## job 1862
==> flow/design.v <==
module fsm(
input logic CLK_50M,
output logic [15:0] audiodata,
input logic [31:0] flash_mem_readdata,
input logic flash_mem_readdatavalid,
input logic reset,
input logic direction,
output logic [6:0] state,
input logic newclock1,
output flash_mem_read,
input logic idle,
output logic [15:0] out,
output [3:0] flash_mem_byteenable
);
parameter [6:0] start = 7'b000_0000;
parameter [6:0] read = 7'b010_0000;
parameter [6:0] waitread = 7'b110_1111;
parameter [6:0] play1 = 7'b101_1111;
parameter [6:0] play2 = 7'b111_1111;
always_ff @ (posedge CLK_50M, posedge reset)
	begin
	if (reset) begin
		state<=start;
		audiodata<=16'b0;
		end
	else 
		begin
		case(state)
		start: if(idle)begin
			state<=read;
			end
			else
			state<=start;
		read:begin
			state<=waitread;
			end
		waitread:begin
			if ( flash_mem_readdatavalid==1'b1) state<= play1;
			end	
		play1:
			begin 
			if (direction)
				begin
				if(newclock1) 
					begin
					state<=start;
					audiodata<= flash_mem_readdata [31:16];
					end
				else 
				audiodata<= flash_mem_readdata [31:16];
				end
			else
				begin 
				if(newclock1) 
					begin
					audiodata<= flash_mem_readdata [15:0];
					state<=play2;
					end
				else
				audiodata<= flash_mem_readdata [15:0];
				end
			end
		play2:
			begin 
			if (direction)
				begin
				if(newclock1) 
					begin
					state<=start;
					audiodata<= flash_mem_readdata [15:0];
					end
				else 
				audiodata<= flash_mem_readdata [15:0];
				end
			else
				begin
				if(newclock1) 
					begin
					state<=start;
					audiodata<= flash_mem_readdata [31:16];
					end
				else 
				audiodata<= flash_mem_readdata [31:16];
				end
			end
		default: state<=start;
		endcase
end 
		end 
assign flash_mem_read=~state[4];
assign flash_mem_byteenable={~state[3],~state[2],~state[1],~state[0]};
assign out =flash_mem_readdata[15:0];
endmodule 
module clockdiv (input logic [31:0] d,input logic [31:0] desiredfreq,input logic clk, input logic rst, output logic reset, output logic newclock);
always_ff @ (posedge clk, posedge rst)
begin
	if (rst)
		begin
		newclock<=1'b0;
		reset<=1'b0;
		end
	else if (d==((32'd25000000/(desiredfreq))-32'd1))
		begin
		newclock<=1'b1;
		reset<=1'b0;
		end
	else if (d>=((32'd50000000/(desiredfreq))-32'b1))
		begin
		newclock<=1'b0;
		reset<=1'b1;
		end
	else
		begin
		newclock<= newclock;
		reset<=1'b0;
		end
end
endmodule
module counter(input logic clk, input logic rst, input logic reset, output logic [31:0] Q);
always_ff @ (posedge clk, posedge rst)
begin 
	if (rst)
		Q<=32'b0;
	else if (reset)
		begin
		Q<=32'b1;
		end
	else
		Q<=Q+32'b1;
end
endmodule
module flipflop #(parameter width = 23)(input logic clk, input logic rst, input logic [width-1:0] d, output logic [width-1:0] q);
always_ff @(posedge clk, posedge rst)
if (rst) q<={width{1'b0}};
else q<=d;
endmodule
module keyboardaddr (input logic [22:0]  currentaddr,
	input logic D, E, B, F, R,
	output logic [1:0] state,
	input logic clk,
	input logic rst,
	input logic en,
output logic idle,
	output logic [22:0] nextaddr
	);
	parameter idleFW = 2'b00;
	parameter idleBW = 2'b01;
	parameter FW = 2'b10;
	parameter BW = 2'b11;
assign idle=state[1];	
	always_ff @ (posedge clk, posedge rst)
	begin
				if (rst) begin
					state<=idleFW;
					nextaddr<=23'b0;
				end
				else if (en)
					case(state)
					idleFW:	 
							if(R) begin		 
								state<=idleFW;
								nextaddr<=1'b0;
								end
							else if(B) begin  
								state<=idleBW;
								nextaddr<=currentaddr;	
								end
							else if(E) begin	 
								state<=FW;
								nextaddr<=currentaddr+1'b1;
								end
							else begin		 
								state<=idleFW;
								nextaddr<=currentaddr;
								end
					idleBW:
							if(R) begin		 
								state<=idleBW;
								nextaddr<=1'b0;
								end
							else if(F) begin		 
								state<=idleFW;
								nextaddr<=currentaddr;	
								end
							else if(B) begin		 
								state<=BW;
								nextaddr<=currentaddr+1'b1;
								end
							else begin		 
								state<=idleBW;
								nextaddr<=currentaddr;
								end
					FW:			
							if(currentaddr==32'h7ffff) begin
						nextaddr<=32'b0;
							end
							else if(R) begin		 
									state<=FW;
									nextaddr<=32'b0;
								end
								else if(B) begin		 
									state<=BW;
									nextaddr<=currentaddr-1'b1;	
								end
								else if(D) begin		 
									state<=idleFW;
									nextaddr<=currentaddr;
								end
								else begin		 
									state<=FW;
									nextaddr<=currentaddr+1'b1;						
								end
					BW:
			if(currentaddr==32'b0) begin
				nextaddr<=32'h7ffff;
				end
							else if(R) begin 
								state<=BW;
								nextaddr<=32'h7ffff;
								end
							else if(F) begin		 
								state<=FW;
								nextaddr<=currentaddr+1'b1;	
								end
							else if(D) begin		 
								state<=idleBW;
								nextaddr<=currentaddr;
								end
							else begin		 
								state<=BW;
								nextaddr<=currentaddr-1'b1;
								end
						default: state<= idleFW;
				endcase
			end
endmodule
module vDFF(clk, rst, en, in, out);
	input logic clk;
	input logic rst;
	input logic en;
	input logic [22:0] in;
	output logic [22:0] out;
	always_ff @(posedge clk, posedge rst)
		if (rst) out<=23'b0;
		else if (en) out<=in;
endmodule 
module keyboardint(kbd, D,E,B,F,R);
	input logic [7:0] kbd;
	output D,E,B,F,R;
parameter character_B =8'h42;
parameter character_D =8'h44;
parameter character_E =8'h45;
parameter character_F =8'h46;
parameter character_R =8'h52;
parameter character_lowercase_b= 8'h62;
parameter character_lowercase_d= 8'h64;
parameter character_lowercase_e= 8'h65;
parameter character_lowercase_f= 8'h66;
parameter character_lowercase_r= 8'h72;
		assign D = (character_D == kbd)| (character_lowercase_d == kbd);
		assign E = (character_E == kbd)| (character_lowercase_e == kbd);
		assign B = (character_B == kbd)| (character_lowercase_b == kbd);
		assign F = (character_F == kbd)| (character_lowercase_f == kbd);
		assign R = (character_R == kbd)| (character_lowercase_r == kbd);
endmodule
module keyintegration(clk,rst,addvalue,prevaddvalue,keys);
	input logic clk;
	input logic rst;
	input logic [2:0] keys;
	output logic [31:0] addvalue;
	input logic [31:0] prevaddvalue;
	always_ff @(posedge clk, posedge rst)begin
			if(rst) begin
				addvalue<=0;
			end
			else if(keys[2]) begin
				addvalue<=0;
			end
			else if(keys[1]) begin
				addvalue<=prevaddvalue+32'd1000;
			end
			else if(keys[0]) begin
				addvalue<=prevaddvalue-32'd1000;
			end
			else begin
				addvalue<=prevaddvalue;
			end
		end
endmodule
`default_nettype none
module ipod_player(
    input  logic        clk,
    input  logic        reset,
    input  logic [7:0]  kbd_ascii,
    input  logic        speed_up,
    input  logic        speed_down,
    input  logic        speed_reset,
    input  logic        direction,
    input  logic [31:0] flash_readdata,
    input  logic        flash_readdatavalid,
    output logic        flash_read,
    output logic [3:0]  flash_byteenable,
    output logic [22:0] flash_address,
    output logic [15:0] audio_data,
    output logic        sample_clk
);
logic D,B,E,F,R;
logic [1:0] state2;
logic idle;
logic [6:0] state;
logic [15:0] out;
logic [22:0] nextaddress;
logic [22:0] currentaddress;
logic newclock1;
logic newclock1_q;
logic addr_en;
logic [31:0] d1;
logic resetcounter1;
logic [31:0] prevaddvalue;
logic [31:0] addvalue;
logic edgeclock1;
keyintegration speedcontrol(.clk(clk),.rst(reset),.addvalue(addvalue),.prevaddvalue(prevaddvalue),.keys({speed_reset,speed_up,speed_down}));
flipflop #(32) addvalueff (.clk(clk), .rst(reset), .d(addvalue), .q(prevaddvalue));
clockdiv div1 (.d(d1),.desiredfreq(32'd22000+addvalue),.clk(clk),.rst(reset),.reset(resetcounter1),.newclock(newclock1));
counter counter1 (.clk(clk), .rst(reset), .reset(resetcounter1), .Q(d1));
always_ff @(posedge clk, posedge reset)
    if (reset) newclock1_q <= 1'b0;
    else       newclock1_q <= newclock1;
assign addr_en = newclock1 & ~newclock1_q;
keyboardaddr addressset (.currentaddr(currentaddress),.clk(clk),.rst(reset),.en(addr_en),.idle(idle),.state(state2),.D(D),.E(E),.B(B),.F(F),.R(R),.nextaddr(nextaddress));
keyboardint keyboardinput (.kbd(kbd_ascii), .D(D), .E(E), .B(B), .F(F), .R(R));
vDFF addrVDFF(.clk(clk),.rst(reset),.en(addr_en),.in(nextaddress),.out(currentaddress));
doublesync newclock_doublsync(.indata(newclock1), .outdata(edgeclock1), .clk(clk), .reset(reset));
fsm flash(
.CLK_50M(clk),
.direction(direction),
.audiodata(audio_data),
.flash_mem_readdata(flash_readdata),
.flash_mem_readdatavalid(flash_readdatavalid),
.reset(reset),
.state(state),
.out(out),
.idle(idle),
.newclock1(edgeclock1),
.flash_mem_byteenable(flash_byteenable),
.flash_mem_read(flash_read)
);
assign flash_address = currentaddress[22:0];
assign sample_clk = newclock1;
endmodule
module doublesync(input logic indata, input logic clk, input logic reset, output logic outdata);
logic reg1;
always_ff @(posedge clk, posedge reset)
    if (reset) begin
        reg1 <= 1'b0;
        outdata <= 1'b0;
    end else begin
        reg1 <= indata;
        outdata <= reg1;
    end
endmodule
`default_nettype wire
==> flow/config.mk <==
export PLATFORM = sky130hd
export DESIGN_NAME = ipod_player
export DESIGN_NICKNAME = ipod_player
export VERILOG_FILES = /design/flow/design.v
export SDC_FILE = /design/flow/constraint.sdc
export NUM_CORES = 4
export LEC_CHECK = 0
export CAP_MARGIN = 5
export CORE_ASPECT_RATIO = 0.5
export CORE_MARGIN = 9
export CORE_UTILIZATION = 51
export CTS_CLUSTER_DIAMETER = 48
export CTS_CLUSTER_SIZE = 18
export PLACE_DENSITY_LB_ADDON = 0.01
export SETUP_SLACK_MARGIN = -2.0
export SLEW_MARGIN = 20
export TNS_END_PERCENT = 5
==> flow/constraint.sdc <==
create_clock -name core_clock -period 100.0 [get_ports {clk}]
set_input_delay 20.0000 -clock core_clock [delete_from_list [all_inputs] [get_ports {clk}]]
set_output_delay 20.0000 -clock core_clock [all_outputs]
set_load 0.01 [all_outputs]
run.sh (not shown) runs the stock make flow with config.mk's settings and CLKGATE_MAP_FILE=.
Both conditions hold for job 1862: the flow ran to the end and the final layout passed the timing, DRC and antenna checks.
Edits applied to the flow inputs when going from job 1862 to job 4416:
# job 1862
export LEC_CHECK = 0
export CAP_MARGIN = 5
export CORE_ASPECT_RATIO = 0.5
export CORE_MARGIN = 9
export CORE_UTILIZATION = 51
export CTS_CLUSTER_DIAMETER = 48
export CTS_CLUSTER_SIZE = 18
export PLACE_DENSITY_LB_ADDON = 0.01
export SETUP_SLACK_MARGIN = -2.0
export SLEW_MARGIN = 20
export TNS_END_PERCENT = 5
create_clock -name core_clock -period 100.0 [get_ports {clk}]
# job 4416
export LEC_CHECK = 0
export CAP_MARGIN = 20
export CORE_MARGIN = 2
export CORE_UTILIZATION = 40
export CTS_CLUSTER_DIAMETER = 391
export CTS_CLUSTER_SIZE = 100
export GPL_TIMING_DRIVEN = 0
export PLACE_DENSITY = 0.61
export SETUP_SLACK_MARGIN = 1.44
export SLEW_MARGIN = 20
export TNS_END_PERCENT = 15
create_clock -name core_clock -period 100.0 [get_ports {clk}]
==> comparison <==
[job 4416] initial antenna violation count rose 15 relative to job 1862
[compare] base=job 1862 new=job 4416: final cell count saw an increase.
Of job 4416 and job 1862, job 4416 shows the lower sequential fraction of total cell area, with job 1862 above it.
In job 4416, global routing met1 resource utilization is higher than in job 1862.
Comparing job 4416 and job 1862, minimum clock period after layout is higher on job 1862.
Job 4416 vs. job 1862: count of inserted tapcells went up by about 26%, number of fill cells in the layout now sits higher, share of cell area taken by multi-input logic gates saw a decrease.
Area: job 4416 vs job 1862 -> job 4416 larger
Inputs modified between job 4416 and job 6955:
# job 4416
export LEC_CHECK = 0
export CAP_MARGIN = 20
export CORE_MARGIN = 2
export CORE_UTILIZATION = 40
export CTS_CLUSTER_DIAMETER = 391
export CTS_CLUSTER_SIZE = 100
export GPL_TIMING_DRIVEN = 0
export PLACE_DENSITY = 0.61
export SETUP_SLACK_MARGIN = 1.44
export SLEW_MARGIN = 20
export TNS_END_PERCENT = 15
create_clock -name core_clock -period 100.0 [get_ports {clk}]
# job 6955
export LEC_CHECK = 0
export CAP_MARGIN = 5
export CORE_ASPECT_RATIO = 0.5
export CORE_MARGIN = 9
export CORE_UTILIZATION = 60
export PLACE_DENSITY_LB_ADDON = 0.01
export SETUP_SLACK_MARGIN = -2.0
export SLEW_MARGIN = 20
export TNS_END_PERCENT = 100
create_clock -name core_clock -period 100.0 [get_ports {clk}]
Results
Job 6955 vs. job 4416: wire length of the first global-routing pass went down about 18%; final wirelength moved down.
Measured against each other, job 4416 and job 6955 differ in count of clock-net buffers in the final layout, the higher figure coming from job 6955.
From job 4416 to job 6955, xor/xnor share of the synthesized area did not move at all.
Here is what was changed in the inputs of job 6013 compared with job 6955.
# job 6955
export LEC_CHECK = 0
export CAP_MARGIN = 5
export CORE_ASPECT_RATIO = 0.5
export CORE_MARGIN = 9
export CORE_UTILIZATION = 60
export PLACE_DENSITY_LB_ADDON = 0.01
export SETUP_SLACK_MARGIN = -2.0
export SLEW_MARGIN = 20
export TNS_END_PERCENT = 100
create_clock -name core_clock -period 100.0 [get_ports {clk}]
# job 6013
export LEC_CHECK = 0
export CAP_MARGIN = 20
export CORE_MARGIN = 8
export CORE_UTILIZATION = 40
export CTS_CLUSTER_DIAMETER = 391
export CTS_CLUSTER_SIZE = 100
export GPL_TIMING_DRIVEN = 0
export PLACE_DENSITY = 0.61
export SETUP_SLACK_MARGIN = 1.44
export SLEW_MARGIN = 20
create_clock -name core_clock -period 100.0 [get_ports {clk}]
Findings:
- All of job 6013 and job 6955 finish clean.
- Job 6013 vs job 6955 — final weighted congestion in routability-driven placement dropped by a few percent
- Final standard cell count with taps included and fillers excluded (job 6013 over job 6955): increase, 8.9%
- Delta (job 6013 minus job 6955): time the final worst path needs with I/O delays and setup shrank by 0.047 ns, met3 wirelength from detailed routing shrank by 1100 µm.
- Looking only at die boundary height, and setting everything else aside, the higher value of job 6013 and job 6955 goes to job 6013.
- Of job 6013 and job 6955, job 6013 shows the higher placement-stage cell area, with job 6955 below it.
